==> flow/design.v <==
`timescale 1ns / 1ps
module BlockA(
	input a,
	input b,
	input c_in,
	output s,
	output g,
	output p
	);
assign s = a ^ b ^ c_in;
assign g = a & b;
assign p = a | b;
endmodule
module BlockB(
	input c_in,
	input G_ij,
	input G_jk,
	input P_ij,
	input P_jk,
	output c_pass,
	output c_out,
	output G_out,
	output P_out
	);
assign G_out = G_jk | (P_jk & G_ij);
assign P_out = P_jk & P_ij;
assign c_pass = c_in;
assign c_out = G_ij | (P_ij & c_in);
endmodule
`timescale 1ns / 1ps
module EightBitAdder(
    input [7:0] a,
    input [7:0] b,
	 input carry_in,
    output [7:0] s,
    output carry_out
    );
		wire c [0:14];
		wire g [0:14];
		wire p [0:14];
		assign c[14] = carry_in;
		assign carry_out = g[14]|(p[14]&carry_in);
		generate
		genvar i;
			for(i = 0; i<8; i = i+1)
			begin: Block_Generator
				BlockA A(
					.a(a[i]),
					.b(b[i]),
					.s(s[i]),
					.g(g[i]),
					.p(p[i]),
					.c_in(c[i])
					);
				if	(i < 7)
					BlockB B(
						.c_in(c[i+8]),
						.c_pass(c[2*i]),
						.c_out(c[2*i+1]),
						.G_ij(g[2*i]),
						.G_jk(g[2*i+1]),
						.G_out(g[i+8]),
						.P_ij(p[2*i]),
						.P_jk(p[2*i+1]),
						.P_out(p[i+8])
						);
			end
		endgenerate
endmodule
`timescale 1ns / 1ps
module AddSubCLA129Bits(
		input [128:0] a,
		input [128:0] b,
		input add_sub,
		output [128:0] s,
		output carry_out
		);
		wire c [0:254];
		wire g [0:254];
		wire p [0:254];
		wire b_add_sub [128:0];
		wire [1:0] g_con, p_con;
		wire c_con;
		assign carry_out = (g_con[1]|(p_con[1]&add_sub))^add_sub;
		generate
		genvar i;
			for(i = 0; i<129; i = i+1)
			begin: Block_Generator
				if (i < 128)
					BlockA A(
						.a(a[i]),
						.b(b_add_sub[i]),
						.s(s[i]),
						.g(g[i]),
						.p(p[i]),
						.c_in(c[i])
						);
				if	(i < 127)
					BlockB B(
						.c_in(c[i+128]),
						.c_pass(c[2*i]),
						.c_out(c[2*i+1]),
						.G_ij(g[2*i]),
						.G_jk(g[2*i+1]),
						.G_out(g[i+128]),
						.P_ij(p[2*i]),
						.P_jk(p[2*i+1]),
						.P_out(p[i+128])
						);
				assign b_add_sub[i] = b[i]^add_sub;
			end
		endgenerate
		BlockA LastBit_A(
			.a(a[128]),
			.b(b_add_sub[128]),
			.s(s[128]),
			.g(g_con[0]),
			.p(p_con[0]),
			.c_in(c_con)
			);
		BlockB B_08(
			.c_in(add_sub),
			.c_pass(c[254]),
			.c_out(c_con),
			.G_ij(g[254]),
			.G_jk(g_con[0]),
			.G_out(g_con[1]),
			.P_ij(p[254]),
			.P_jk(p_con[0]),
			.P_out(p_con[1])
			);
endmodule
`timescale 1ns / 1ps
module SequentialNonrestoringDivider128Bit(
    input [127:0] dividend_q,
    input [127:0] divisor_m,
    input clk,
	 input reset_n,
    output [127:0] quotient,
	 output [127:0] remainder,
	 output done
    );
	parameter [2:0] 	START = 3'b000,
							SHIFT = 3'b001,
							ACCUM = 3'b010,
							FIX_REMAINDER = 3'b011,
							DONE = 3'b100;
	reg [2:0] state;
	reg [7:0] count;
	reg [127:0] q_shift;
	reg [129:0] a_shift;
	reg add_sub_control;
	wire [129:0] add_sub_out;
	wire [7:0] count_plusone;
	EightBitAdder count_inc (
		.a(count),
		.b(8'b0),
		.carry_in(1'b1),
		.s(count_plusone),
		.carry_out()
		);
	wire add_sub_carry;
	AddSubCLA129Bits add_sub (
		.a(a_shift[128:0]), 
		.b({1'b0, divisor_m}), 
		.add_sub(add_sub_control), 
		.s(add_sub_out[128:0]), 
		.carry_out(add_sub_carry)
		);
	assign add_sub_out[129] = a_shift[129] ^ add_sub_carry;
	always @(posedge clk or negedge reset_n)
	begin
		if (!reset_n) 
			state <= START;
		else
		begin
			case (state)
				START: 			begin
									q_shift <= dividend_q;
									a_shift <= 130'h0;
									add_sub_control <= 1;
									count <= 8'h00;
									state <= SHIFT;
									end
				SHIFT: 			begin
									count <= count + 1;
									{a_shift, q_shift} <= {a_shift[128:0], q_shift, 1'b0};
									state <= ACCUM;
									end
				ACCUM:			begin
									a_shift <= add_sub_out[129:0];
									if (add_sub_out[129])
										begin
										add_sub_control <= 0;
										q_shift[0] <= 0;
										end
									else
										begin
										add_sub_control <= 1;
										q_shift[0] <= 1;
										end
									state <= (count == 8'b10000000)? FIX_REMAINDER : SHIFT;
									end
				FIX_REMAINDER:	begin
									if (a_shift[129])
										begin
										add_sub_control <= 0;
										a_shift <= add_sub_out[129:0];
										state <= FIX_REMAINDER;
										end
									else
										begin
										state <= DONE;
										end
									end
				DONE:				begin
									state <= DONE;
									end
			endcase
		end
	end
	assign done = state[2];
	assign quotient = q_shift;
	assign remainder = a_shift[127:0];
endmodule
==> flow/run.sh <==
#!/bin/bash
# the make line also repeats each setting of config.mk as NAME=value (left out here)
make -C /OpenROAD-flow-scripts/flow DESIGN_CONFIG=/design/flow/config.mk WORK_HOME=/design/flow/orfs CLKGATE_MAP_FILE= finish
==> flow/config.mk <==
export PLATFORM = sky130hd
export DESIGN_NAME = SequentialNonrestoringDivider128Bit
export DESIGN_NICKNAME = SequentialNonrestoringDivider128Bit
export VERILOG_FILES = /design/flow/design.v
export SDC_FILE = /design/flow/constraint.sdc
export NUM_CORES = 4
export LEC_CHECK = 0
export CAP_MARGIN = 0
export CELL_PAD_IN_SITES_GLOBAL_PLACEMENT = 0
export CORE_MARGIN = 2
export CORE_UTILIZATION = 71
export CTS_CLUSTER_DIAMETER = 356
export CTS_CLUSTER_SIZE = 37
export GPL_ROUTABILITY_DRIVEN = 0
export MAX_ROUTING_LAYER = met4
export MIN_ROUTING_LAYER = met1
export SETUP_SLACK_MARGIN = -0.24
export SLEW_MARGIN = 20
export TNS_END_PERCENT = 95
==> flow/constraint.sdc <==
create_clock -name core_clock -period 4.47 [get_ports {clk}]
set_input_delay 0.8940 -clock core_clock [delete_from_list [all_inputs] [get_ports {clk}]]
set_output_delay 0.8940 -clock core_clock [all_outputs]
set_load 0.01 [all_outputs]
==> CHANGELOG.md, run 1 <==
### Implementation results

* Status: stopped before the end
* Exit stage: global routing (5_1_grt)
* First Err: [ERROR GRT-0232] Routing congestion too high. Check the congestion heatmap in the GUI.
* Post-DP HPWL at 54600 µm
* Cell taking the most area after synthesis: edfxtp_1
* Syn Nets at 2832
* Post-Place Cells at 3160
* Post-Synth Simple-Gate Area at 11.8%
* Overall Global Routing Usage at 98.8%
* Synth unique cells at 59
* Number of buffers created by CTS at 11
* Synthesis area per yosys at 0.0214 mm²
* Main logic family after synthesis: adder cells
* Synth top area share at 37.5%
* Hold-fix buffers at CTS at 0
* Main flop type: edfxtp_1
* Clk buf depth at 3
* Aoi/oai-family share of the synthesized area at 9.00%
* Syn_area_per_cell at 9.49 µm²
* Area after DPL at 0.0274 mm²
* Top cells by count: 440 x nand2_1, 339 x inv_1, 267 x edfxtp_1
* # clock sinks at 270
* Post-synth mux share at 0.187%
* Count leader, synth: nand2_1
* Mapped Area at 0.0214 mm²
* Core box area at 0.0296 mm²
* Syn. warnings at 3
* Flops after synth at 270
* Top cells, area: edfxtp_1 38%, ha_1 15%, nand2_1 7.7%
* Port bufs at 514
* Synth Seq Share at 37.9%
* Core Util at FP at 72.1%
* Horiz. Die Dim at 177 µm
* Xor/xnor share at 8.16%
* # Cells Yosys at 2250
* H-tree Lvls at 1
* EDFF count, synth at 267
* Post-synth ARST share at 1.11%
* # IOs at 515
* # rows at 63
* Total gr overflow at 1996
* Clock root buffer: clkbuf_16
* Synth Instances at 2250
* Adder share at 21.2%
* Die Area at 0.0315 mm²
* Die Y-Extent at 177 µm
timing repair:
action | in CTS
pin swaps | 6
gates resized | 30
hold endpoints to repair | 0
setup endpoints to repair | 19
buffers inserted | 6
cloned | 1
routing by layer:
metal  global-route usage (%)  overflow
met5                        -         -
met4                      113       479
met3                     74.4        41
met2                      123      1451
met1                     88.1        25
metrics by stage:
step / setup TNS (ns) / setup slack (ns) / hold WS [ns] / util (%)
floorplan: -3.02 / -0.345 / 0.570 / -
global placement: -31.14 / -0.700 / 0.517 / 92.5
detailed placement: -50.97 / -1.06 / 0.526 / 92.5
CTS: -2.35 / -0.249 / 0.547 / 94.5
==> run 2: changes to the inputs <==
CAP_MARGIN = 20   (was 0)
CELL_PAD_IN_SITES_GLOBAL_PLACEMENT = not set   (was 0)
CORE_UTILIZATION = 70   (was 71)
CTS_CLUSTER_DIAMETER = 206   (was 356)
CTS_CLUSTER_SIZE = not set   (was 37)
GPL_ROUTABILITY_DRIVEN = not set   (was 0)
MAX_ROUTING_LAYER = not set   (was met4)
MIN_ROUTING_LAYER = not set   (was met1)
SETUP_SLACK_MARGIN = not set   (was -0.24)
TNS_END_PERCENT = not set   (was 95)
clock period = 3.7 ns   (was 4.47 ns; I/O delays follow)
==> run 2 against run 1 <==
Compared with the run above:
- the flow stops in clock tree synthesis (4_1_cts)
- synthesized cell count is the same
- synthesized area is the same
- die area increased by 1.4%
==> CHANGELOG.md, run 2 <==
### Implementation results

* Synthesis area per yosys at 0.0214 mm² (unchanged)
* Status: stopped before the end
* Syn Nets at 2832 (unchanged)
* Xor/xnor share at 8.16% (unchanged)
* Die Y-Extent at 179 µm (+0.70%)
* Post-Synth Simple-Gate Area at 11.8% (unchanged)
* Flops after synth at 270 (unchanged)
* Synth Seq Share at 37.9% (unchanged)
* Dpl ws at -1.46 ns (-0.404 ns)
* Cell taking the most area after synthesis: edfxtp_1
* Adder share at 21.2% (unchanged)
* Core box area at 0.0299 mm² (+0.80%)
* Mapped Area at 0.0214 mm² (unchanged)
* Die Area at 0.0319 mm² (+1.4%)
* Port bufs at 514 (unchanged)
* # rows at 63 (unchanged)
* Top cells by count: 440 x nand2_1, 339 x inv_1, 267 x edfxtp_1
* Synth Instances at 2250 (unchanged)
* Exit stage: clock tree synthesis (4_1_cts)
* # Cells Yosys at 2250 (unchanged)
* EDFF count, synth at 267 (unchanged)
* First Err: [ERROR DPL-0038] Utilization greater than 100%, impossible to legalize
* Post-synth ARST share at 1.11% (unchanged)
* Core Util at FP at 71.5% (-0.57 points)
* Syn. warnings at 3 (unchanged)
* Top cells, area: edfxtp_1 38%, ha_1 15%, nand2_1 7.7%
* Post-synth mux share at 0.187% (unchanged)
* Syn_area_per_cell at 9.49 µm² (unchanged)
* Aoi/oai-family share of the synthesized area at 9.00% (unchanged)
* Main flop type: edfxtp_1
* Synth top area share at 37.5% (unchanged)
* Post-DP HPWL at 62500 µm (+15%)
* Horiz. Die Dim at 179 µm (+0.70%)
* Final Wtd Congestion at 0.943
* Synth unique cells at 59 (unchanged)
* # IOs at 515 (unchanged)
* Main logic family after synthesis: adder cells
* Count leader, synth: nand2_1
run 2: stage by stage:
step | std cells | power [W] | area (µm²)
2_1_floorplan | 2250 | 0.00399 | 21800
3_3_place_gp | 3237 | 0.00454 | 28500
3_5_place_dp | 3237 | 0.00468 | 28500
==> run 3: changes to the inputs <==
ABC_AREA = 1   (was not set)
CORE_ASPECT_RATIO = 1.53   (was not set)
CORE_UTILIZATION = 72   (was 70)
CTS_CLUSTER_DIAMETER = 94   (was 206)
CTS_CLUSTER_SIZE = 85   (was not set)
PLACE_DENSITY = 0.4   (was not set)
SETUP_SLACK_MARGIN = 0.8   (was not set)
SLEW_MARGIN = 40   (was 20)
TNS_END_PERCENT = 5   (was not set)
clock period = 3.27 ns   (was 3.7 ns; I/O delays follow)
==> run 3 against run 2 <==
Compared with the run above:
- the flow again stops in clock tree synthesis (4_1_cts)
- synthesized area is 1.0% higher
- synthesized cell count is 4.3% higher
- die area is 1.7% lower
==> CHANGELOG.md, run 3 <==
### Implementation results

* # IOs at 515 (unchanged)
* Post-Synth Simple-Gate Area at 13.4% (+1.7 points)
* Post-synth ARST share at 1.11% (unchanged)
* Synth Instances at 2346 (+4.3%)
* Status: stopped before the end
* Top cells, area: edfxtp_1 37%, ha_1 15%, nand2_1 9.3%
* # rows at 78 (+24%)
* Horiz. Die Dim at 144 µm (-19%)
* Die Y-Extent at 218 µm (+22%)
* Top cells by count: 535 x nand2_1, 393 x inv_1, 267 x edfxtp_1
* Syn_area_per_cell at 9.20 µm² (-3.1%)
* Main logic family after synthesis: adder cells
* Synth top area share at 37.2% (-0.38 points)
* Post-Place Cells at 3253 (+0.49%)
* Synth unique cells at 45 (-24%)
* Syn. warnings at 3 (unchanged)
* Final Wtd Congestion at 0.920 (-2.4%)
* Port bufs at 514 (unchanged)
* Aoi/oai-family share of the synthesized area at 7.31% (-1.7 points)
* First Err: [ERROR DPL-0033] detailed placement checks failed during check placement.
* Post-DP HPWL at 58200 µm (-6.9%)
* Xor/xnor share at 7.96% (-0.20 points)
* EDFF count, synth at 267 (unchanged)
* Flops after synth at 270 (unchanged)
* Syn Nets at 2928 (+3.4%)
* # Cells Yosys at 2346 (+4.3%)
* Core Util at FP at 73.0% (+1.5 points)
* Core box area at 0.0296 mm² (-1.0%)
* Main flop type: edfxtp_1
* Count leader, synth: nand2_1
* Cell taking the most area after synthesis: edfxtp_1
* Exit stage: clock tree synthesis (4_1_cts)
* Synthesis area per yosys at 0.0216 mm² (+1.0%)
* Mapped Area at 0.0216 mm² (+1.0%)
* Die Area at 0.0314 mm² (-1.7%)
* Post-synth mux share at 0% (-0.19 points)
* Adder share at 21.0% (-0.21 points)
* Synth Seq Share at 37.5% (-0.38 points)
==> run 3: through the flow <==
step	setup slack, ns	hold WS [ns]	instance area [µm²]	utilization [%]	setup TNS, ns
after floorplan	-0.137	0.358	22000	-	-1.22
after global placement	-0.802	0.522	28000	94.6	-62.86
after detailed placement	-1.14	0.531	28000	94.6	-97.04
==> run 4: changes to the inputs <==
ABC_AREA = not set   (was 1)
CAP_MARGIN = 0   (was 20)
CELL_PAD_IN_SITES_GLOBAL_PLACEMENT = 0   (was not set)
CORE_ASPECT_RATIO = not set   (was 1.53)
CTS_CLUSTER_DIAMETER = 356   (was 94)
CTS_CLUSTER_SIZE = 37   (was 85)
GPL_ROUTABILITY_DRIVEN = 0   (was not set)
MIN_ROUTING_LAYER = met1   (was not set)
PLACE_DENSITY = not set   (was 0.4)
SETUP_SLACK_MARGIN = -0.32   (was 0.8)
SLEW_MARGIN = 20   (was 40)
TNS_END_PERCENT = 95   (was 5)
clock period = 4.41 ns   (was 3.27 ns; I/O delays follow)
==> run 4 against run 3 <==
Compared with the run above:
- the flow stops in global routing (5_1_grt)
- die area down 1.1%
- synthesized cell count shrank 4.1%
- synthesized area shrank 1.0%
==> CHANGELOG.md, run 4 <==
### Implementation results

* Adder share at 21.2% (+0.21 points)
* Post-Synth Simple-Gate Area at 11.8% (-1.7 points)
* Syn Nets at 2832 (-3.3%)
* Horiz. Die Dim at 176 µm (+22%)
* Die Area at 0.0311 mm² (-1.1%)
* Main logic family after synthesis: adder cells
* Flops after synth at 270 (unchanged)
* Clk buf depth at 3
* Number of buffers created by CTS at 11
* Top cells, area: edfxtp_1 38%, ha_1 15%, nand2_1 7.7%
* Synthesis area per yosys at 0.0214 mm² (-1.0%)
* Synth unique cells at 59 (+31%)
* Exit stage: global routing (5_1_grt)
* # clock sinks at 270
* H-tree Lvls at 1
* Post-synth ARST share at 1.11% (unchanged)
* Core box area at 0.0294 mm² (-0.57%)
* Post-DP HPWL at 56200 µm (-3.4%)
* Cell taking the most area after synthesis: edfxtp_1
* Xor/xnor share at 8.16% (+0.20 points)
* # Cells Yosys at 2250 (-4.1%)
* Overall Global Routing Usage at 109%
* Die Y-Extent at 176 µm (-19%)
* Total gr overflow at 3514
* Aoi/oai-family share of the synthesized area at 9.00% (+1.7 points)
* Syn. warnings at 3 (unchanged)
* Post-Place Cells at 3166 (-2.7%)
* Mapped Area at 0.0214 mm² (-1.0%)
* EDFF count, synth at 267 (unchanged)
* First Err: [ERROR GRT-0232] Routing congestion too high. Check the congestion heatmap in the GUI.
* Clock root buffer: clkbuf_16
* Main flop type: edfxtp_1
* Synth Instances at 2250 (-4.1%)
* Synth Seq Share at 37.9% (+0.38 points)
* Syn_area_per_cell at 9.49 µm² (+3.2%)
* Port bufs at 514 (unchanged)
* Status: stopped before the end
* # IOs at 515 (unchanged)
* Core Util at FP at 72.6% (-0.32 points)
* Synth top area share at 37.5% (+0.38 points)
* # rows at 63 (-19%)
* Count leader, synth: nand2_1
* Post-synth mux share at 0.187% (+0.19 points)
* Top cells by count: 440 x nand2_1, 339 x inv_1, 267 x edfxtp_1
-- run 4: routing by layer --
layer	global-route usage (%)	GRT overflow
met2	142	2619
met3	84.9	40
met1	92.1	28
met5	61.2	15
met4	126	812
-- run 4: stage by stage --
step	worst slack (ns)	instance area [µm²]	TNS, ns	utilization, %	hold WS, ns
global placement	-0.740	27500	-35.09	93.5	0.516
detailed placement	-1.24	27500	-75.48	93.5	0.525
CTS	-0.330	28200	-9.22	95.7	0.559
floorplan	-0.405	21400	-4.82	-	0.570
-- run 4: repair_timing --
item	4_1_cts
setup endpoints to repair	47
hold buffers	0
buffers inserted	8
gates cloned	2
pin swaps	13
gates resized	39
==> run 5: changes to the inputs <==
CAP_MARGIN = 20   (was 0)
CELL_PAD_IN_SITES_GLOBAL_PLACEMENT = not set   (was 0)
CORE_UTILIZATION = 71   (was 72)
CTS_CLUSTER_DIAMETER = 361   (was 356)
CTS_CLUSTER_SIZE = 57   (was 37)
GPL_ROUTABILITY_DRIVEN = not set   (was 0)
MAX_ROUTING_LAYER = met4   (was not set)
MIN_ROUTING_LAYER = not set   (was met1)
SETUP_SLACK_MARGIN = not set   (was -0.32)
TNS_END_PERCENT = not set   (was 95)
clock period = 4.46 ns   (was 4.41 ns; I/O delays follow)
==> run 5 against run 4 <==
Compared with the run above:
- the run again fails in global routing (5_1_grt)
- die area is 1.4% higher
- synthesized area stayed put
- synthesized cell count stayed put
==> CHANGELOG.md, run 5 <==
### Implementation results

* Status: stopped before the end
* Exit stage: global routing (5_1_grt)
* First Err: [ERROR GRT-0116] Global routing finished with congestion. Check the congestion regions in the DRC Viewer.
* Adder share at 21.2% (unchanged)
* Core Util at FP at 72.1% (-0.58 points)
* Total gr overflow at 13
* # IOs at 515 (unchanged)
* Die Y-Extent at 177 µm (+0.69%)
* Clock root buffer: clkbuf_16
* Synth unique cells at 59 (unchanged)
* Port bufs at 514 (unchanged)
* Number of buffers created by CTS at 8 (-3)
* Post-synth ARST share at 1.11% (unchanged)
* # rows at 63 (unchanged)
* Xor/xnor share at 8.16% (unchanged)
* Overall Global Routing Usage at 77.8%
* # Cells Yosys at 2250 (unchanged)
* Post-Synth Simple-Gate Area at 11.8% (unchanged)
* Synthesis area per yosys at 0.0214 mm² (unchanged)
* Core box area at 0.0296 mm² (+0.80%)
* Flops after synth at 270 (unchanged)
* Aoi/oai-family share of the synthesized area at 9.00% (unchanged)
* Horiz. Die Dim at 177 µm (+0.69%)
* # clock sinks at 270 (unchanged)
* Top cells by count: 440 x nand2_1, 339 x inv_1, 267 x edfxtp_1
* EDFF count, synth at 267 (unchanged)
* Count leader, synth: nand2_1
* Synth Instances at 2250 (unchanged)
* Top cells, area: edfxtp_1 38%, ha_1 15%, nand2_1 7.7%
* Main logic family after synthesis: adder cells
* Post-DP HPWL at 55600 µm (-1.0%)
* Die Area at 0.0315 mm² (+1.4%)
* Post-synth mux share at 0.187% (unchanged)
* Syn_area_per_cell at 9.49 µm² (unchanged)
* H-tree Lvls at 1 (unchanged)
* Final Wtd Congestion at 0.961
* Cell taking the most area after synthesis: edfxtp_1
* Mapped Area at 0.0214 mm² (unchanged)
* Syn Nets at 2832 (unchanged)
* Main flop type: edfxtp_1
* Syn. warnings at 3 (unchanged)
* Clk buf depth at 3 (unchanged)
* Hold-fix buffers at CTS at 0 (unchanged)
* Synth top area share at 37.5% (unchanged)
* Synth Seq Share at 37.9% (unchanged)
==> run 5: metrics by stage <==
stage	worst slack, ns	area (µm²)	total power, W	TNS [ns]	std cells
2_1_floorplan	0.000323	21400	0.00329	0	2250
3_3_place_gp	-0.740	27500	0.00374	-32.84	3175
4_1_cts	-0.138	28800	0.00504	-1.41	3206
3_5_place_dp	-1.08	27500	0.00382	-47.80	3175
==> run 5: repair_timing <==
item,in CTS
setup endpoints to repair,49
cloned,2
setup buffers,18
resized,171
pin swaps,53
==> run 5: metal layers <==
layer	global-route usage (%)	GRT overflow
met1	75.4	0
met2	93.4	7
met3	60.0	0
met4	78.7	6
met5	-	-
==> run 6: changes to the inputs <==
CORE_UTILIZATION = 67   (was 71)
CTS_CLUSTER_DIAMETER = not set   (was 361)
CTS_CLUSTER_SIZE = 36   (was 57)
HOLD_SLACK_MARGIN = -0.08   (was not set)
SETUP_SLACK_MARGIN = -0.27   (was not set)
SLEW_MARGIN = 35   (was 20)
clock period = 4.49 ns   (was 4.46 ns; I/O delays follow)
==> run 6 against run 5 <==
Compared with the run above:
- the layout now fails its checks (negative setup slack)
- synthesized cell count is the same
- die area grew 5.8%
- synthesized area is the same
==> CHANGELOG.md, run 6 <==
### Metrics

* Fillers at 1148
* VDD IR max at 0.318 mV
* Die Area at 0.0333 mm² (+5.8%)
* Synth Instances at 2250 (unchanged)
* Clock transition at path regs at 0.06 ns
* # Cells Yosys at 2250 (unchanged)
* CP endpoint kind: register
* Clock power frac at 39.4%
* Comb power at 0.00108 W
* Worst path bufs/invs at 8
* Setup TNS Final at -9.22 ns
* First-pass GRT wire length at 109000 µm
* Max-cap viol count at 0
* Worst reg2reg path endpoint: a_shift[106]
* WL final at 79300 µm
* Tool warnings at 226
* Clock root buffer: clkbuf_16
* Startpoint Class: register
* Number of buffers created by CTS at 30 (+22)
* # DRC at 0
* Synthesis area per yosys at 0.0214 mm² (unchanged)
* Aoi/oai-family share of the synthesized area at 9.00% (unchanged)
* CP Cell Sequence: buf_6, buf_16, xor2_2, buf_4, buf_4, ha_1, a21oi_1, o31ai_1, buf_4, nor4_4, nor3_4, o211a_1, o211ai_2, buf_4, o21ai_1, buf_4, inv_1, o21ai_1, a21boi_0, fa_1, o22ai_1
* Main power group: sequential cells
* PwrDens at 219 mW/mm²
* Total gr overflow at 0
* Horiz. Die Dim at 183 µm (+2.9%)
* # IOs at 515 (unchanged)
* Top cells by count: 440 x nand2_1, 339 x inv_1, 267 x edfxtp_1
* Synth top area share at 37.5% (unchanged)
* Sw power at 0.00163 W
* Flop pwr share at 43.6%
* Fin cells at 3240
* Flops after synth at 270 (unchanged)
* # rows at 65 (+3.2%)
* Crit path to: a_shift[106]
* Post-Synth Simple-Gate Area at 11.8% (unchanged)
* SO Viols: negative setup slack
* Status: complete, but fails checks
* Syn Nets at 2832 (unchanged)
* WL/cell at 24.5 µm
* Count leader, synth: nand2_1
* Gate power share at 17.0%
* Crit. Startpoint: add_sub_control
* CP max stage delay at 0.57 ns
* Post-synth mux share at 0.187% (unchanged)
* Req. time, crit path at 4.83 ns
* Vias per inst at 6.12
* Synth unique cells at 59 (unchanged)
* # clock sinks at 270 (unchanged)
* Port bufs at 514 (unchanged)
* Clk buf depth at 3 (unchanged)
* Fin. max-slew vios at 0
* Fin. Hold Viols at 0
* Final setup fails at 39
* Most used cell, CP: buf_4
* TritonCTS clock tree: done
* Worst min path class: primary input to asynchronous set/reset pin
* Via count at 19800
* Slowest-stage cell, CP: fa_1
* Final Wtd Congestion at 0.960 (about the same)
* Critical path class: register to register
* Core Util at FP at 67.9% (-4.2 points)
* Mapped Area at 0.0214 mm² (unchanged)
* Worst reg2reg startpoint: add_sub_control
* Vias in the first global route at 19900
* H-tree Lvls at 1 (unchanged)
* Reg2Reg Setup Slack at -0.62 ns
* EDFF count, synth at 267 (unchanged)
* Sequential power at 0.00277 W
* Normalized max-slew margin at 41.0%
* Post-Place Cells at 3172 (-0.094%)
* Main flop type: edfxtp_1
* Power Internal at 0.00471 W
* Synth Seq Share at 37.9% (unchanged)
* Initial antenna violation count at 10
* 1st-pass router iterations at 8
* Cell family contributing the most delay on the critical path: AND-OR/OR-AND gates
* Top cells, area: edfxtp_1 38%, ha_1 15%, nand2_1 7.7%
* Main logic family after synthesis: adder cells
* Dpl ws at -0.938 ns (+0.144 ns)
* Clock skew at 0.0229 ns
* Post-synth ARST share at 1.11% (unchanged)
* RSZ-0062 raised after global routing: yes
* Cell taking the most area after synthesis: edfxtp_1
* Final #Nets at 3389
* Final period util at 114%
* Syn. warnings at 3 (unchanged)
* P&R area growth vs syn at 35.6%
* 1st-iter DRT viols at 2173
* Min Tclk post-route at 5.11 ns
* Leak Pwr at 13.0 nW
* Reg2reg path depth at 21
* Late-Pin Clk Latency at 0.59 ns
* Data arrival, critical path at 5.45 ns
* Core box area at 0.0315 mm² (+6.2%)
* Post-DRT Antenna Nets at 0
* Slew @ Worst Pin at 0.885 ns
* Adder share at 21.2% (unchanged)
* Die Y-Extent at 183 µm (+2.9%)
* Post-layout util at 92.0%
* P_clk at 0.00250 W
* Overall Global Routing Usage at 43.5%
* Xor/xnor share at 8.16% (unchanged)
* Levels on crit path at 21
* Syn_area_per_cell at 9.49 µm² (unchanged)
* Post-DP HPWL at 50200 µm (-9.7%)
* Max Fclk at 0.196 GHz
* Largest net degree at the start of global routing at 129
* Crit Path Max Fanout at 13
* Worst setup margin at -0.624 ns
* Switch share at 25.8%
-- run 6: routing by layer --
layer  vias to the layer above  global-route usage, %  wire (µm)
met5                         -                      -          0
met4                         0                   29.3       7690
met3                       569                   9.50       8700
met2                      1568                   72.5      37100
met1                      9390                   46.7      25700
li1                       8291                      -          -
-- run 6: area by class of cell --
class / count / area [µm²] / area share, %
multi-input combinational: 1437 / 11200 / 38.7
sequential: 270 / 8090 / 27.9
timing repair buffer: 728 / 6930 / 23.9
inverter: 340 / 1280 / 4.41
clock buffer: 40 / 788 / 2.72
tap: 402 / 503 / 1.74
clock inverter: 13 / 143 / 0.492
antenna: 10 / 25.0 / 0.0864
-- run 6: stage by stage --
stage / hold slack [ns] / power (W) / instance area, µm²
3_3_place_gp: 0.516 / 0.00371 / 27500
2_1_floorplan: 0.570 / 0.00327 / 21400
5_1_grt: 0.524 / 0.00648 / 29000
4_1_cts: 0.502 / 0.00623 / 28400
6_report: 0.522 / 0.00635 / 29000
3_5_place_dp: 0.522 / 0.00377 / 27500
-- run 6: timing repair --
action / 4_1_cts / 5_1_grt
pin swaps: 2 / 17
gates resized: 4 / 75
setup endpoints to repair: 16 / 30
hold buffers: 0 / 0
cloned: 0 / 3
buffers inserted: 4 / 3
==> run 7: changes to the inputs <==
CORE_UTILIZATION = 27   (was 67)
CTS_CLUSTER_SIZE = not set   (was 36)
HOLD_SLACK_MARGIN = not set   (was -0.08)
MAX_ROUTING_LAYER = not set   (was met4)
SETUP_SLACK_MARGIN = not set   (was -0.27)
SLEW_MARGIN = 20   (was 35)
clock period = 7.15 ns   (was 4.49 ns; I/O delays follow)
==> run 7 against run 6 <==
Compared with the run above:
- now clean on timing, DRC and antenna
- combinational power fell by 53%
- via count decreased by 19%
- synthesized cell count is the same
- clock-buffer cell count grew 12
- core utilization fell by 56 points
- die area rose by 140%
- global-route usage shrank 28 points
- largest cell class unchanged
- largest power group is now the clock network
- highest routed layer unchanged
==> CHANGELOG.md, run 7 <==
### Metrics

* Status: finished clean
* TritonCTS clock tree: done
* Grt met3 use at 3.89% (-5.6 points)
* Tool warnings at 228 (+0.88%)
* Syn Nets at 2832 (unchanged)
* Top cells by count: 440 x nand2_1, 339 x inv_1, 267 x edfxtp_1
* Hold path endpoint: q_shift[10]
* WL/cell at 17.5 µm (-29%)
* Count leader, synth: nand2_1
* Hold-fix buffers at CTS at 0 (unchanged)
* Post-DP HPWL at 48300 µm (-3.9%)
* Main flop type: edfxtp_1
* # clock sinks at 270 (unchanged)
* Core box area at 0.0786 mm² (+150%)
* P&R area growth vs syn at 31.1%
* Crit Path Max Fanout at 4 (-9)
* EDFF count, synth at 267 (unchanged)
* Main power group: the clock network
* Gate power share at 12.3% (-4.7 points)
* Largest net degree at the start of global routing at 159 (+23%)
* Switch share at 24.8% (-0.97 points)
* Slowest-stage cell, CP: nor4_2
* Mapped Area at 0.0214 mm² (unchanged)
* Post-DRT Antenna Nets at 0 (unchanged)
* Final design area excluding fillers at 0.0280 mm² (-3.3%)
* CP endpoint kind: register
* Syn_area_per_cell at 9.49 µm² (unchanged)
* Reg2Reg Setup Slack at 1.55 ns (+2.17 ns)
* Leak Pwr at 12.0 nW (-7.4%)
* Normalized max-slew margin at 35.2% (-5.7 points)
* Worst reg2reg startpoint: add_sub_control
* # Cells Yosys at 2250 (unchanged)
* Synth Instances at 2250 (unchanged)
* Slew @ Worst Pin at 0.971 ns (+0.0859 ns)
* Final setup fails at 0 (-100%)
* Met2 Usage GRT at 26.1% (-46 points)
* Adder share at 21.2% (unchanged)
* Final #Nets at 3200 (-5.6%)
* Worst path bufs/invs at 2 (-6)
* Cts repair resizes at 0 (-4)
* Register Area at 0.00809 mm² (unchanged)
* CP max stage delay at 0.66 ns (+0.09 ns)
* Synth unique cells at 59 (unchanged)
* Final period util at 83.1% (-31 points)
* # rows at 103 (+58%)
* Reg2reg path depth at 18 (-14%)
* Vias in the first global route at 16400 (-18%)
* Port bufs at 514 (unchanged)
* Top cells, area: edfxtp_1 38%, ha_1 15%, nand2_1 7.7%
* Synth top area share at 37.5% (unchanged)
* RSZ-0062 raised after global routing: no
* Clock skew at 0.0246 ns (+0.00177 ns)
* Comb power at 0.000507 W (-53%)
* Core Util at FP at 27.2% (-41 points)
* Synth Seq Share at 37.9% (unchanged)
* Met1 Usage GRT at 19.5% (-27 points)
* Post-synth ARST share at 1.11% (unchanged)
* Sequential power at 0.00174 W (-37%)
* Cell family contributing the most delay on the critical path: AND-OR/OR-AND gates
* Fin. max-slew vios at 0 (unchanged)
* Die Y-Extent at 285 µm (+56%)
* Flop pwr share at 42.1% (-1.5 points)
* Flops after synth at 270 (unchanged)
* Fillers at 7968 (+590%)
* Synthesis area per yosys at 0.0214 mm² (unchanged)
* Syn. warnings at 3 (unchanged)
* Critical path class: primary input to register
* Comb area at 0.0108 mm² (-3.8%)
* Post-layout util at 35.6% (-56 points)
* Data arrival, critical path at 6.20 ns (+0.75 ns)
* Via count at 16000 (-19%)
* # DRC at 0 (unchanged)
* 1st-pass router iterations at 5 (-3)
* Late-Pin Clk Latency at 0.55 ns (-0.04 ns)
* Post-synth mux share at 0.187% (unchanged)
* Total gr overflow at 0 (unchanged)
* Area after DPL at 0.0268 mm² (-2.5%)
* WL final at 64600 µm (-18%)
* Main logic family after synthesis: adder cells
* Max Fclk at 0.168 GHz
* Max-cap viol count at 0 (unchanged)
* Startpoint Class: primary input
* # IOs at 515 (unchanged)
* Final Wtd Congestion at 0.819 (-15%)
* Worst min path class: register to register
* First-pass GRT wire length at 97600 µm (-11%)
* H-tree Lvls at 2 (+1)
* Most Crowded Layer GR: met2
* P_clk at 0.00188 W (-25%)
* Post-Place Cells at 3628 (+14%)
* Fin cells at 3697 (+14%)
* Xor/xnor share at 8.16% (unchanged)
* Levels on crit path at 17 (-19%)
* Post-Synth Simple-Gate Area at 11.8% (unchanged)
* CP Cell Sequence: clkdlybuf4s50_1, xor2_1, inv_1, ha_1, nor2_1, a221oi_1, a21oi_2, nor4_2, nor3_2, o211a_1, o211ai_2, a31oi_1, a21boi_1, o21bai_1, fa_1, xnor2_1, o22ai_1
* Setup TNS Final at 0 ns (+9.22 ns)
* Crit. Startpoint: divisor_m[2]
* 1st-iter DRT viols at 766 (-65%)
* Fin. Hold Viols at 0 (unchanged)
* Clk buf depth at 3 (unchanged)
* Aoi/oai-family share of the synthesized area at 9.00% (unchanged)
* Initial antenna violation count at 2 (-8)
* Cell taking the most area after synthesis: edfxtp_1
* Vias per inst at 4.34 (-29%)
* Setup repair bufs after CTS at 0 (-4)
* Sw power at 0.00102 W (-37%)
* Req. time, crit path at 7.40 ns (+2.57 ns)
* Overall Global Routing Usage at 15.4% (-28 points)
* Crit path to: a_shift[93]
* Clock power frac at 45.6% (+6.2 points)
* Clock transition at path regs at 0.06 ns (about the same)
* Die Area at 0.0814 mm² (+140%)
* Min Tclk post-route at 5.94 ns
* Clock root buffer: clkbuf_16
* VDD IR max at 0.160 mV (-50%)
* Hold Crit Depth at 2
* Power Internal at 0.00310 W (-34%)
* Number of buffers created by CTS at 38 (+27%)
* PwrDens at 147 mW/mm² (-33%)
* Min-delay src: q_shift[9]
* Worst reg2reg path endpoint: a_shift[93]
* Horiz. Die Dim at 285 µm (+56%)
## run 7: metrics by stage
step	hold WS [ns]	power, W	setup slack (ns)
final	0.533	0.00412	1.21
after CTS	0.531	0.00420	1.14
after detailed placement	0.528	0.00228	0.580
after global routing	0.557	0.00430	0.868
after floorplan	0.570	0.00205	1.63
after global placement	0.515	0.00227	0.579
## run 7: layer usage
metal | share of wire [%] | vias up
met2 | 48 | 445
met5 | 0 | -
met3 | 6.6 | 64
met4 | 2.0 | 0
met1 | 43 | 7631
li1 | - | 7901
## run 7: area by class of cell
cell class / count / area share, %
multi-input combinational: 1437 / 38.5
sequential: 270 / 28.9
timing repair buffer: 531 / 19.1
tap: 1050 / 4.69
inverter: 340 / 4.56
clock buffer: 52 / 3.73
clock inverter: 16 / 0.554
antenna: 1 / 0.00894
==> run 8: changes to the inputs <==
ABC_AREA = 1   (was not set)
CAP_MARGIN = 30   (was 20)
CORE_UTILIZATION = 72   (was 27)
CTS_CLUSTER_DIAMETER = 103   (was not set)
CTS_CLUSTER_SIZE = 48   (was not set)
PLACE_DENSITY_LB_ADDON = 0.29   (was not set)
clock period = 3.22 ns   (was 7.15 ns; I/O delays follow)
==> run 8 against run 7 <==
Compared with the run above:
- the run now fails in clock tree synthesis (4_1_cts)
- synthesized cell count grew 4.3%
- die area is 61% lower
- synthesized area rose by 1.0%
==> CHANGELOG.md, run 8 <==
### Implementation results

* Synth top area share at 37.2% (-0.38 points)
* # rows at 63 (-39%)
* Syn Nets at 2928 (+3.4%)
* Post-synth ARST share at 1.11% (unchanged)
* Post-Synth Simple-Gate Area at 13.4% (+1.7 points)
* Main logic family after synthesis: adder cells
* Synth Instances at 2346 (+4.3%)
* Final Wtd Congestion at 0.967 (+18%)
* Synth unique cells at 45 (-24%)
* Count leader, synth: nand2_1
* Die Y-Extent at 177 µm (-38%)
* EDFF count, synth at 267 (unchanged)
* Post-Place Cells at 3237 (-11%)
* Horiz. Die Dim at 177 µm (-38%)
* Top cells, area: edfxtp_1 37%, ha_1 15%, nand2_1 9.3%
* Xor/xnor share at 7.96% (-0.20 points)
* Adder share at 21.0% (-0.21 points)
* Core Util at FP at 73.0% (+46 points)
* Mapped Area at 0.0216 mm² (+1.0%)
* Synth Seq Share at 37.5% (-0.38 points)
* Post-synth mux share at 0% (-0.19 points)
* First Err: [ERROR DPL-0038] Utilization greater than 100%, impossible to legalize
* Top cells by count: 535 x nand2_1, 393 x inv_1, 267 x edfxtp_1
* Status: stopped before the end
* Die Area at 0.0314 mm² (-61%)
* Cell taking the most area after synthesis: edfxtp_1
* Aoi/oai-family share of the synthesized area at 7.31% (-1.7 points)
* Flops after synth at 270 (unchanged)
* Exit stage: clock tree synthesis (4_1_cts)
* Syn. warnings at 3 (unchanged)
* Port bufs at 514 (unchanged)
* Synthesis area per yosys at 0.0216 mm² (+1.0%)
* Core box area at 0.0296 mm² (-62%)
* # Cells Yosys at 2346 (+4.3%)
* # IOs at 515 (unchanged)
* Dpl ws at -1.20 ns (-1.77 ns)
* Post-DP HPWL at 59300 µm (+23%)
* Area after DPL at 0.0279 mm² (+4.2%)
* Syn_area_per_cell at 9.20 µm² (-3.1%)
* Main flop type: edfxtp_1
==> run 8: per-stage QoR <==
step | hold slack [ns] | setup TNS [ns] | utilization, %
floorplan | 0.348 | -5.69 | -
global placement | 0.517 | -68.00 | 94.3
detailed placement | 0.531 | -103.32 | 94.4
==> run 9: changes to the inputs <==
CAP_MARGIN = 20   (was 30)
CORE_UTILIZATION = 70   (was 72)
CTS_CLUSTER_DIAMETER = 206   (was 103)
CTS_CLUSTER_SIZE = 17   (was 48)
PLACE_DENSITY_LB_ADDON = not set   (was 0.29)
SETUP_SLACK_MARGIN = 0.65   (was not set)
clock period = 3.91 ns   (was 3.22 ns; I/O delays follow)
==> run 9 against run 8 <==
Compared with the run above:
- the run again fails in clock tree synthesis (4_1_cts)
- die area increased by 2.8%
- synthesized area is the same
- synthesized cell count is the same
==> CHANGELOG.md, run 9 <==
### Implementation results

* Mapped Area at 0.0216 mm² (unchanged)
* Syn. warnings at 3 (unchanged)
* Xor/xnor share at 7.96% (unchanged)
* Exit stage: clock tree synthesis (4_1_cts)
* Cell taking the most area after synthesis: edfxtp_1
* Synthesis area per yosys at 0.0216 mm² (unchanged)
* # IOs at 515 (unchanged)
* Synth unique cells at 45 (unchanged)
* Main flop type: edfxtp_1
* Port bufs at 514 (unchanged)
* Post-DP HPWL at 53300 µm (-10%)
* Final Wtd Congestion at 0.944 (-2.4%)
* Horiz. Die Dim at 180 µm (+1.4%)
* Count leader, synth: nand2_1
* Adder share at 21.0% (unchanged)
* Post-synth mux share at 0% (unchanged)
* Die Area at 0.0322 mm² (+2.8%)
* Post-Synth Simple-Gate Area at 13.4% (unchanged)
* Top cells, area: edfxtp_1 37%, ha_1 15%, nand2_1 9.3%
* Syn Nets at 2928 (unchanged)
* Syn_area_per_cell at 9.20 µm² (unchanged)
* Post-Place Cells at 3184 (-1.6%)
* Die Y-Extent at 180 µm (+1.4%)
* Status: stopped before the end
* Synth Instances at 2346 (unchanged)
* Main logic family after synthesis: adder cells
* # rows at 64 (+1.6%)
* Aoi/oai-family share of the synthesized area at 7.31% (unchanged)
* # Cells Yosys at 2346 (unchanged)
* EDFF count, synth at 267 (unchanged)
* First Err: [ERROR DPL-0033] detailed placement checks failed during check placement.
* Core Util at FP at 70.9% (-2.1 points)
* Top cells by count: 535 x nand2_1, 393 x inv_1, 267 x edfxtp_1
* Post-synth ARST share at 1.11% (unchanged)
* Synth Seq Share at 37.5% (unchanged)
* Core box area at 0.0304 mm² (+2.9%)
* Flops after synth at 270 (unchanged)
* Synth top area share at 37.2% (unchanged)
[run 9: metrics by stage]
stage               TNS (ns)  setup WS [ns]  cell area [µm²]  hold WS, ns  total power [W]
floorplan                  0          0.502            22000        0.486          0.00440
global placement       -7.26         -0.266            27400        0.520          0.00506
detailed placement    -26.96         -0.520            27400        0.529          0.00520
==> run 10: changes to the inputs <==
ABC_AREA = not set   (was 1)
CORE_UTILIZATION = 56   (was 70)
CTS_CLUSTER_DIAMETER = not set   (was 206)
CTS_CLUSTER_SIZE = 35   (was 17)
SETUP_SLACK_MARGIN = not set   (was 0.65)
clock period = 4.29 ns   (was 3.91 ns; I/O delays follow)
==> run 10 against run 9 <==
Compared with the run above:
- synthesized cell count down 4.1%
- now fails the layout checks on negative setup slack
- die area up 23%
- synthesized area down 1.0%
==> CHANGELOG.md, run 10 <==
### Metrics

* Status: complete, but fails checks
* Syn Nets at 2832 (-3.3%)
* Cell taking the most area after synthesis: edfxtp_1
* Clock skew at 0.0169 ns
* PwrDens at 220 mW/mm²
* Hold-fix buffers at CTS at 0
* Largest net degree at the start of global routing at 129
* Horiz. Die Dim at 199 µm (+11%)
* Gate power share at 16.3%
* Worst reg2reg startpoint: add_sub_control
* EDFF count, synth at 267 (unchanged)
* Reg2Reg Setup Slack at -0.20 ns
* Post-DRT Antenna Nets at 0
* # clock sinks at 270
* Normalized max-slew margin at 22.1%
* Final design area excluding fillers at 0.0305 mm²
* Sw power at 0.00168 W
* Die Y-Extent at 199 µm (+11%)
* Final #Nets at 3413
* Xor/xnor share at 8.16% (+0.20 points)
* Tool warnings at 225
* Switch share at 25.1%
* Post-Place Cells at 3282 (+3.1%)
* Clk buf depth at 3
* Post-layout util at 81.1%
* Mapped Area at 0.0214 mm² (-1.0%)
* Initial antenna violation count at 12
* VDD IR max at 0.352 mV
* Area after DPL at 0.0277 mm² (+1.1%)
* Final period util at 105%
* Core Util at FP at 56.8% (-14 points)
* Adder share at 21.2% (+0.21 points)
* CP max stage delay at 0.44 ns
* Sequential power at 0.00289 W
* Max-cap viol count at 0
* Die Area at 0.0397 mm² (+23%)
* SO Viols: negative setup slack
* Slew @ Worst Pin at 1.17 ns
* TritonCTS clock tree: done
* Post-synth mux share at 0.187% (+0.19 points)
* Min Tclk post-route at 4.49 ns
* First-pass GRT wire length at 96500 µm
* Total gr overflow at 0
* CP endpoint kind: register
* Critical path class: register to register
* Post-Synth Simple-Gate Area at 11.8% (-1.7 points)
* Post-synth ARST share at 1.11% (unchanged)
* Crit. Startpoint: add_sub_control
* Syn. warnings at 3 (unchanged)
* Final setup fails at 41
* Vias in the first global route at 17900
* # Cells Yosys at 2250 (-4.1%)
* Clock root buffer: clkbuf_16
* Startpoint Class: register
* Main power group: sequential cells
* Req. time, crit path at 4.60 ns
* H-tree Lvls at 1
* Top cells, area: edfxtp_1 38%, ha_1 15%, nand2_1 7.7%
* Aoi/oai-family share of the synthesized area at 9.00% (+1.7 points)
* Worst path bufs/invs at 6
* Flop pwr share at 43.2%
* Vias per inst at 5.24
* Top cells by count: 440 x nand2_1, 339 x inv_1, 267 x edfxtp_1
* Via count at 17700
* Synth unique cells at 59 (+31%)
* Number of buffers created by CTS at 31
* Main logic family after synthesis: adder cells
* WL final at 66000 µm
* 1st-pass router iterations at 5
* Fin. Hold Viols at 0
* 1st-iter DRT viols at 940
* Final Wtd Congestion at 0.908 (-3.8%)
* P&R area growth vs syn at 42.8%
* Syn_area_per_cell at 9.49 µm² (+3.2%)
* Slowest-stage cell, CP: edfxtp_1
* Post-DP HPWL at 46600 µm (-13%)
* Leak Pwr at 13.4 nW
* # DRC at 0
* Overall Global Routing Usage at 31.6%
* Most used cell, CP: buf_4
* Reg2reg path depth at 20
* Levels on crit path at 20
* Fin cells at 3376
* Worst reg2reg path endpoint: a_shift[113]
* Count leader, synth: nand2_1
* Clock transition at path regs at 0.07 ns
* Max Fclk at 0.223 GHz
* Clock power frac at 40.5%
* Data arrival, critical path at 4.80 ns
* Cell family contributing the most delay on the critical path: AND-OR/OR-AND gates
* P_clk at 0.00272 W
* Dpl ws at -0.871 ns (-0.350 ns)
* RSZ-0062 raised after global routing: yes
* Worst setup margin at -0.201 ns
* Worst min path class: primary input to asynchronous set/reset pin
* # rows at 71 (+11%)
* Synthesis area per yosys at 0.0214 mm² (-1.0%)
* Port bufs at 514 (unchanged)
* CP Cell Sequence: buf_4, buf_16, xor2_2, inv_2, ha_4, inv_1, a21oi_2, o31ai_2, a221o_1, a221o_1, o211a_1, o211ai_2, buf_4, o21ai_1, buf_4, a21oi_2, o21bai_1, fa_1, xnor2_1, o22ai_1
* Main flop type: edfxtp_1
* Synth Instances at 2250 (-4.1%)
* WL/cell at 19.6 µm
* Synth Seq Share at 37.9% (+0.38 points)
* Crit Path Max Fanout at 15
* Core box area at 0.0376 mm² (+23%)
* Synth top area share at 37.5% (+0.38 points)
* Late-Pin Clk Latency at 0.59 ns
* # IOs at 515 (unchanged)
* Power consumption at 0.00670 W
* Flops after synth at 270 (unchanged)
* Power Internal at 0.00502 W
* Fin. max-slew vios at 0
* Crit path to: a_shift[113]
* Comb power at 0.00109 W
## run 10: area by class of cell
type	instances	area (µm²)
flip-flops and latches	270	8090
clock buffers	40	850
well taps	511	639
repair buffers	751	7310
inverters	340	1280
clock inverters	18	171
diodes	9	22.5
multi-input cells	1437	12100
fillers	2376	7090
## run 10: layer usage
layer	global-route usage (%)	vias to the layer above	part of all wire (%)
met5	0	-	0.14
met4	12.5	14	4.6
met3	7.61	171	8.0
met2	53.8	651	49
met1	38.6	8548	39
li1	-	8315	-
## run 10: stage by stage
step,hold slack [ns],setup TNS (ns)
final,0.458,-2.84
after global routing,0.464,-12.66
after CTS,0.446,-2.00
after global placement,0.517,-50.95
after detailed placement,0.526,-60.46
after floorplan,0.562,0
## run 10: what timing repair did
| action | 4_1_cts | 5_1_grt |
|---|---|---|
| gates resized | 92 | 181 |
| pin swaps | 29 | 60 |
| setup buffers | 9 | 14 |
| gates cloned | 5 | 3 |
| setup endpoints to repair | 64 | 82 |
==> run 11: changes to the inputs <==
CORE_UTILIZATION = 40   (was 56)
CTS_CLUSTER_SIZE = not set   (was 35)
HOLD_SLACK_MARGIN = -0.01   (was not set)
MIN_ROUTING_LAYER = met2   (was not set)
clock period = 4.89 ns   (was 4.29 ns; I/O delays follow)
==> run 11 against run 10 <==
Compared with the run above:
- fails the layout checks on design-rule violations
- routed wire length up 1.5%
- power fell by 9.5%
- register-to-register slack improved by 0.43 ns
- global-route usage is 3.2 points higher
- die area rose by 39%
- combinational power fell by 19%
- first-iteration DRC count increased to 4.2 times the previous value
- setup slack improved by 0.37 ns
- critical path type is now primary input to register
- largest power group is now the clock network
==> CHANGELOG.md, run 11 <==
### Metrics

* Post-synth ARST share at 1.11% (unchanged)
* Overall Global Routing Usage at 34.8% (+3.2 points)
* Max Fclk at 0.212 GHz
* Gate power share at 14.6% (-1.7 points)
* Synth Seq Share at 37.9% (unchanged)
* Post-synth mux share at 0.187% (unchanged)
* Xor/xnor share at 8.16% (unchanged)
* Synth unique cells at 59 (unchanged)
* Worst setup margin at 0.164 ns (+0.365 ns)
* Crit. Startpoint: divisor_m[21]
* Main power group: the clock network
* Worst reg2reg startpoint: add_sub_control
* Req. time, crit path at 5.16 ns (+0.56 ns)
* Post-Synth Simple-Gate Area at 11.8% (unchanged)
* Reg2Reg Setup Slack at 0.23 ns (+0.43 ns)
* # Cells Yosys at 2250 (unchanged)
* Fin. Hold Viols at 0 (unchanged)
* Max-cap viol count at 0 (unchanged)
* 1st-pass router iterations at 49 (+44)
* Hold path endpoint: q_shift[122]
* Late-Pin Clk Latency at 0.56 ns (-0.03 ns)
* Reg2reg path depth at 18 (-10%)
* Normalized max-slew margin at 37.7% (+16 points)
* Count leader, synth: nand2_1
* Final period util at 96.6% (-8.0 points)
* Number of buffers created by CTS at 37 (+19%)
* Min Tclk post-route at 4.73 ns
* PwrDens at 206 mW/mm² (-6.5%)
* Status: complete, but fails checks
* Switch share at 25.6% (+0.44 points)
* P&R area growth vs syn at 38.2%
* Clock power frac at 43.5% (+3.0 points)
* Power consumption at 0.00607 W (-9.5%)
* Post-Place Cells at 3441 (+4.8%)
* Final #Nets at 3385 (-0.82%)
* Crit Path Max Fanout at 4 (-11)
* Vias in the first global route at 26200 (+47%)
* Largest net degree at the start of global routing at 158 (+22%)
* Main logic family after synthesis: adder cells
* Power Internal at 0.00451 W (-10%)
* WL final at 67000 µm (+1.5%)
* Min-delay src: q_shift[121]
* Horiz. Die Dim at 235 µm (+18%)
* Fin cells at 3530 (+4.6%)
* Final design area excluding fillers at 0.0295 mm² (-3.2%)
* Clk buf depth at 3 (unchanged)
* Flop pwr share at 41.9% (-1.3 points)
* 1st-iter DRT viols at 3905 (+320%)
* CP endpoint kind: register
* Clock transition at path regs at 0.06 ns (about the same)
* Fin. max-slew vios at 0 (unchanged)
* Initial antenna violation count at 0 (-12)
* Syn. warnings at 3 (unchanged)
* Port bufs at 514 (unchanged)
* RSZ-0062 raised after global routing: yes
* Clock skew at 0.0206 ns (+0.00367 ns)
* Crit path to: a_shift[125]
* Mapped Area at 0.0214 mm² (unchanged)
* Hold Crit Depth at 2
* Slew @ Worst Pin at 0.932 ns (-0.236 ns)
* Die Y-Extent at 235 µm (+18%)
* Worst path bufs/invs at 4 (-2)
* Post-DP HPWL at 47500 µm (+2.0%)
* Sw power at 0.00155 W (-7.9%)
* Via count at 23600 (+34%)
* TritonCTS clock tree: done
* Critical path class: primary input to register
* Data arrival, critical path at 4.99 ns (+0.19 ns)
* Top cells by count: 440 x nand2_1, 339 x inv_1, 267 x edfxtp_1
* Slowest-stage cell, CP: clkdlybuf4s50_1
* Syn Nets at 2832 (unchanged)
* Core box area at 0.0527 mm² (+40%)
* Synthesis area per yosys at 0.0214 mm² (unchanged)
* CP Cell Sequence: clkdlybuf4s50_1, xor2_1, inv_1, ha_1, buf_4, inv_1, a21oi_1, o21bai_1, a221o_1, a221o_1, o211a_1, o211ai_4, o31a_1, nor2_1, nor2_2, o21ai_1, fa_1, xnor2_1, o22ai_1
* Die Area at 0.0553 mm² (+39%)
* Core Util at FP at 40.6% (-16 points)
* # clock sinks at 270 (unchanged)
* Syn_area_per_cell at 9.49 µm² (unchanged)
* Sequential power at 0.00254 W (-12%)
* Dpl ws at -0.674 ns (+0.196 ns)
* # IOs at 515 (unchanged)
* Startpoint Class: primary input
* First-pass GRT wire length at 101000 µm (+4.9%)
* Hold-fix buffers at CTS at 0 (unchanged)
* Total gr overflow at 0 (unchanged)
* Area after DPL at 0.0278 mm² (+0.33%)
* Synth Instances at 2250 (unchanged)
* Worst min path class: register to register
* Top cells, area: edfxtp_1 38%, ha_1 15%, nand2_1 7.7%
* # rows at 84 (+18%)
* Final setup fails at 0 (-100%)
* Cell taking the most area after synthesis: edfxtp_1
* # DRC at 4 (+4)
* Adder share at 21.2% (unchanged)
* EDFF count, synth at 267 (unchanged)
* Vias per inst at 6.70 (+28%)
* Flops after synth at 270 (unchanged)
* Main flop type: edfxtp_1
* Clock root buffer: clkbuf_16
* Final Wtd Congestion at 0.867 (-4.5%)
* Levels on crit path at 19 (-5.0%)
* SO Viols: design-rule violations
* Cell family contributing the most delay on the critical path: AND-OR/OR-AND gates
* Worst reg2reg path endpoint: a_shift[123]
* Comb power at 0.000887 W (-19%)
* VDD IR max at 0.255 mV (-27%)
* Tool warnings at 232 (+3.1%)
* WL/cell at 19.0 µm (-2.9%)
* H-tree Lvls at 2 (+1)
* P_clk at 0.00264 W (-3%)
* CP max stage delay at 0.47 ns (+0.03 ns)
* Leak Pwr at 13.1 nW (-2.0%)
* Aoi/oai-family share of the synthesized area at 9.00% (unchanged)
* Synth top area share at 37.5% (unchanged)
* Post-DRT Antenna Nets at 0 (unchanged)
[run 11: what timing repair did]
action	in CTS	in global routing
gates cloned	1	2
endpoints found under the setup margin	3	47
gates resized	1	79
setup buffers	2	6
endpoints found under the hold margin	0	0
pin swaps	2	26
[run 11: routing by layer]
layer  vias up  global-route usage [%]  part of all wire (%)
li1       8233                       -                     -
met2      6365                    42.8                    52
met3       596                    46.0                    40
met1      8418                       -                     0
met4        22                    5.52                   7.8
met5         -                    5.45                  0.58
[run 11: cell type report]
cell class	count	area [µm²]
Fill cell	4624	23100
Multi-Input combinational cell	1437	11200
Sequential cell	270	8090
Timing Repair Buffer	717	6950
Inverter	340	1280
Clock buffer	52	1000
Tap cell	688	861
Clock inverter	11	105
Antenna cell	15	37.5
[run 11: metrics by stage]
step / TNS [ns] / utilization (%) / hold slack (ns)
floorplan: 0 / - / 0.570
global route: -0.0653 / 56.0 / 0.562
detailed placement: -18.66 / 52.8 / 0.525
global placement: -17.46 / 52.7 / 0.519
CTS: 0 / 55.0 / 0.536
finish: 0 / 56.0 / 0.535
==> run 12: changes to the inputs <==
ABC_AREA = 1   (was not set)
CAP_MARGIN = 0   (was 20)
CORE_UTILIZATION = 70   (was 40)
CTS_CLUSTER_DIAMETER = 103   (was not set)
HOLD_SLACK_MARGIN = not set   (was -0.01)
MIN_ROUTING_LAYER = not set   (was met2)
PLACE_DENSITY_LB_ADDON = 0.29   (was not set)
SETUP_SLACK_MARGIN = -0.28   (was not set)
clock period = 2.83 ns   (was 4.89 ns; I/O delays follow)
==> run 12 against run 11 <==
Compared with the run above:
- synthesized cell count is 4.3% higher
- the flow now stops in clock tree synthesis (4_1_cts)
- synthesized area is 1.0% higher
- die area is 42% lower
==> CHANGELOG.md, run 12 <==
### Implementation results

* Post-synth mux share at 0% (-0.19 points)
* Post-synth ARST share at 1.11% (unchanged)
* Synth top area share at 37.2% (-0.38 points)
* Adder share at 21.0% (-0.21 points)
* Syn_area_per_cell at 9.20 µm² (-3.1%)
* Main flop type: edfxtp_1
* Syn. warnings at 3 (unchanged)
* Synth Instances at 2346 (+4.3%)
* Die Area at 0.0322 mm² (-42%)
* Final Wtd Congestion at 1.10 (+26%)
* Port bufs at 514 (unchanged)
* Top cells by count: 535 x nand2_1, 393 x inv_1, 267 x edfxtp_1
* Mapped Area at 0.0216 mm² (+1.0%)
* Die Y-Extent at 180 µm (-24%)
* Xor/xnor share at 7.96% (-0.20 points)
* Aoi/oai-family share of the synthesized area at 7.31% (-1.7 points)
* Synth unique cells at 45 (-24%)
* Main logic family after synthesis: adder cells
* Synthesis area per yosys at 0.0216 mm² (+1.0%)
* Status: stopped before the end
* # IOs at 515 (unchanged)
* # Cells Yosys at 2346 (+4.3%)
* Syn Nets at 2928 (+3.4%)
* Top cells, area: edfxtp_1 37%, ha_1 15%, nand2_1 9.3%
* Flops after synth at 270 (unchanged)
* Count leader, synth: nand2_1
* Post-Synth Simple-Gate Area at 13.4% (+1.7 points)
* Post-DP HPWL at 66000 µm (+39%)
* # rows at 64 (-24%)
* First Err: [ERROR DPL-0038] Utilization greater than 100%, impossible to legalize
* EDFF count, synth at 267 (unchanged)
* Core Util at FP at 70.9% (+30 points)
* Exit stage: clock tree synthesis (4_1_cts)
* Dpl ws at -1.63 ns (-0.956 ns)
* Synth Seq Share at 37.5% (-0.38 points)
* Core box area at 0.0304 mm² (-42%)
* Cell taking the most area after synthesis: edfxtp_1
* Horiz. Die Dim at 180 µm (-24%)
run 12: through the flow:
| stage | hold slack, ns | instances | instance area, µm² | total power, W |
|---|---|---|---|---|
| 2_1_floorplan | 0.270 | 2346 | 22000 | 0.00609 |
| 3_3_place_gp | 0.521 | 3412 | 29200 | 0.00713 |
| 3_5_place_dp | 0.537 | 3412 | 29200 | 0.00748 |
==> run 13: changes to the inputs <==
ABC_AREA = not set   (was 1)
CELL_PAD_IN_SITES_GLOBAL_PLACEMENT = 0   (was not set)
CORE_UTILIZATION = 55   (was 70)
CTS_CLUSTER_DIAMETER = not set   (was 103)
GPL_ROUTABILITY_DRIVEN = 0   (was not set)
MIN_ROUTING_LAYER = met1   (was not set)
PLACE_DENSITY_LB_ADDON = not set   (was 0.29)
SETUP_SLACK_MARGIN = 0.11   (was -0.28)
TNS_END_PERCENT = 95   (was not set)
clock period = 4.41 ns   (was 2.83 ns; I/O delays follow)
==> run 13 against run 12 <==
Compared with the run above:
- now fails the layout checks on negative setup slack
- synthesized cell count is 4.1% lower
- synthesized area is 1.0% lower
- die area is 25% higher
==> CHANGELOG.md, run 13 <==
### Metrics

* Overall Global Routing Usage at 31.7%
* CP endpoint kind: register
* Late-Pin Clk Latency at 0.55 ns
* Mapped Area at 0.0214 mm² (-1.0%)
* Crit path to: a_shift[127]
* Post-DRT Antenna Nets at 0
* # Cells Yosys at 2250 (-4.1%)
* Xor/xnor share at 8.16% (+0.20 points)
* P&R area growth vs syn at 43.6%
* Reg2Reg Setup Slack at -0.14 ns
* Main logic family after synthesis: adder cells
* Area after DPL at 0.0278 mm² (-4.6%)
* Final setup fails at 28
* Sequential power at 0.00282 W
* Worst min path class: primary input to asynchronous set/reset pin
* Normalized max-slew margin at 22.7%
* Post-layout util at 79.7%
* Synthesis area per yosys at 0.0214 mm² (-1.0%)
* Count leader, synth: nand2_1
* Largest net degree at the start of global routing at 130
* P_clk at 0.00277 W
* Status: complete, but fails checks
* Synth top area share at 37.5% (+0.38 points)
* Core box area at 0.0385 mm² (+26%)
* Worst setup margin at -0.145 ns
* Port bufs at 514 (unchanged)
* Setup TNS Final at -2.12 ns
* 1st-pass router iterations at 5
* Main power group: sequential cells
* Crit. Startpoint: add_sub_control
* PwrDens at 218 mW/mm²
* # IOs at 515 (unchanged)
* Clock power frac at 41.5%
* Data arrival, critical path at 4.80 ns
* Final #Nets at 3444
* Clock root buffer: clkbuf_16
* Gate power share at 16.2%
* H-tree Lvls at 2
* EDFF count, synth at 267 (unchanged)
* Syn_area_per_cell at 9.49 µm² (+3.2%)
* Number of buffers created by CTS at 34
* Reg2reg path depth at 21
* Via count at 17900
* Switch share at 25.0%
* Post-synth ARST share at 1.11% (unchanged)
* Flops after synth at 270 (unchanged)
* Syn Nets at 2832 (-3.3%)
* RSZ-0062 raised after global routing: yes
* Slowest-stage cell, CP: edfxtp_1
* Hold Worst Slack at 0.522 ns
* Fin. max-slew vios at 0
* # rows at 72 (+13%)
* Worst path bufs/invs at 6
* Initial antenna violation count at 9
* Slew @ Worst Pin at 1.16 ns
* Final design area excluding fillers at 0.0307 mm²
* CP max stage delay at 0.42 ns
* Synth unique cells at 59 (+31%)
* Adder share at 21.2% (+0.21 points)
* CP Cell Sequence: buf_6, buf_16, xor2_1, inv_1, ha_2, inv_1, a21oi_2, o31ai_2, buf_4, a221o_1, a221o_1, o211a_1, o211ai_4, o31a_1, o41ai_4, buf_4, o21a_1, nor2_2, fa_2, xor2_1, o22ai_1
* SO Viols: negative setup slack
* Worst reg2reg path endpoint: a_shift[127]
* Vias per inst at 5.25
* # DRC at 0
* 1st-iter DRT viols at 1087
* Clk buf depth at 3
* Cell family contributing the most delay on the critical path: AND-OR/OR-AND gates
* Syn. warnings at 3 (unchanged)
* Comb power at 0.00108 W
* Vias in the first global route at 18700
* Sw power at 0.00167 W
* Post-synth mux share at 0.187% (+0.19 points)
* Top cells, area: edfxtp_1 38%, ha_1 15%, nand2_1 7.7%
* Horiz. Die Dim at 201 µm (+12%)
* Critical path class: register to register
* Flop pwr share at 42.2%
* Synth Instances at 2250 (-4.1%)
* WL final at 67200 µm
* TritonCTS clock tree: done
* Power Internal at 0.00501 W
* Min Tclk post-route at 4.55 ns
* Top cells by count: 440 x nand2_1, 339 x inv_1, 267 x edfxtp_1
* Die Y-Extent at 201 µm (+12%)
* Max Fclk at 0.220 GHz
* Fin. Hold Viols at 0
* Levels on crit path at 21
* Die Area at 0.0404 mm² (+25%)
* Max-cap viol count at 0
* Clock transition at path regs at 0.06 ns
* WL/cell at 19.7 µm
* Final period util at 103%
* Post-Synth Simple-Gate Area at 11.8% (-1.7 points)
* Startpoint Class: register
* Cell taking the most area after synthesis: edfxtp_1
* Post-DP HPWL at 47100 µm (-29%)
* Total gr overflow at 0
* Leak Pwr at 13.5 nW
* # clock sinks at 270
* Crit Path Max Fanout at 5
* VDD IR max at 0.223 mV
* First-pass GRT wire length at 99900 µm
* Clock skew at 0.0179 ns
* Tool warnings at 225
* Synth Seq Share at 37.9% (+0.38 points)
* Aoi/oai-family share of the synthesized area at 9.00% (+1.7 points)
* Main flop type: edfxtp_1
* Req. time, crit path at 4.65 ns
* Worst reg2reg startpoint: add_sub_control
* Core Util at FP at 55.5% (-15 points)
-- run 13: final cells by class --
| type | instances | area, µm² |
|---|---|---|
| diodes | 8 | 20.0 |
| clock buffers | 44 | 918 |
| clock inverters | 17 | 153 |
| fillers | 2505 | 7800 |
| inverters | 340 | 1280 |
| multi-input cells | 1437 | 12100 |
| flip-flops and latches | 270 | 8090 |
| well taps | 518 | 648 |
| repair buffers | 779 | 7440 |
-- run 13: metrics by stage --
stage	std cells	total power (W)	setup WS [ns]
finish	3413	0.00668	-0.145
detailed placement	3310	0.00383	-0.870
CTS	3391	0.00664	-0.0574
global route	3412	0.00690	-0.314
floorplan	2250	0.00333	0.123
global placement	3310	0.00379	-0.804
-- run 13: per-layer routing --
layer	routed length, µm	track usage (%)	up-vias
met5	15	0	-
met4	3600	17.9	2
met3	5900	8.99	174
met2	33800	53.5	722
met1	23800	36.1	8647
li1	-	-	8357
-- run 13: repair_timing --
item                                    CTS  global route
setup buffers                            18            14
cloned                                    2             3
gates resized                           158           132
pin swaps                                55            61
endpoints found under the setup margin   70            85
hold buffers                              0             0
Power figures rest on the tool's default switching activity, not on a simulated workload.
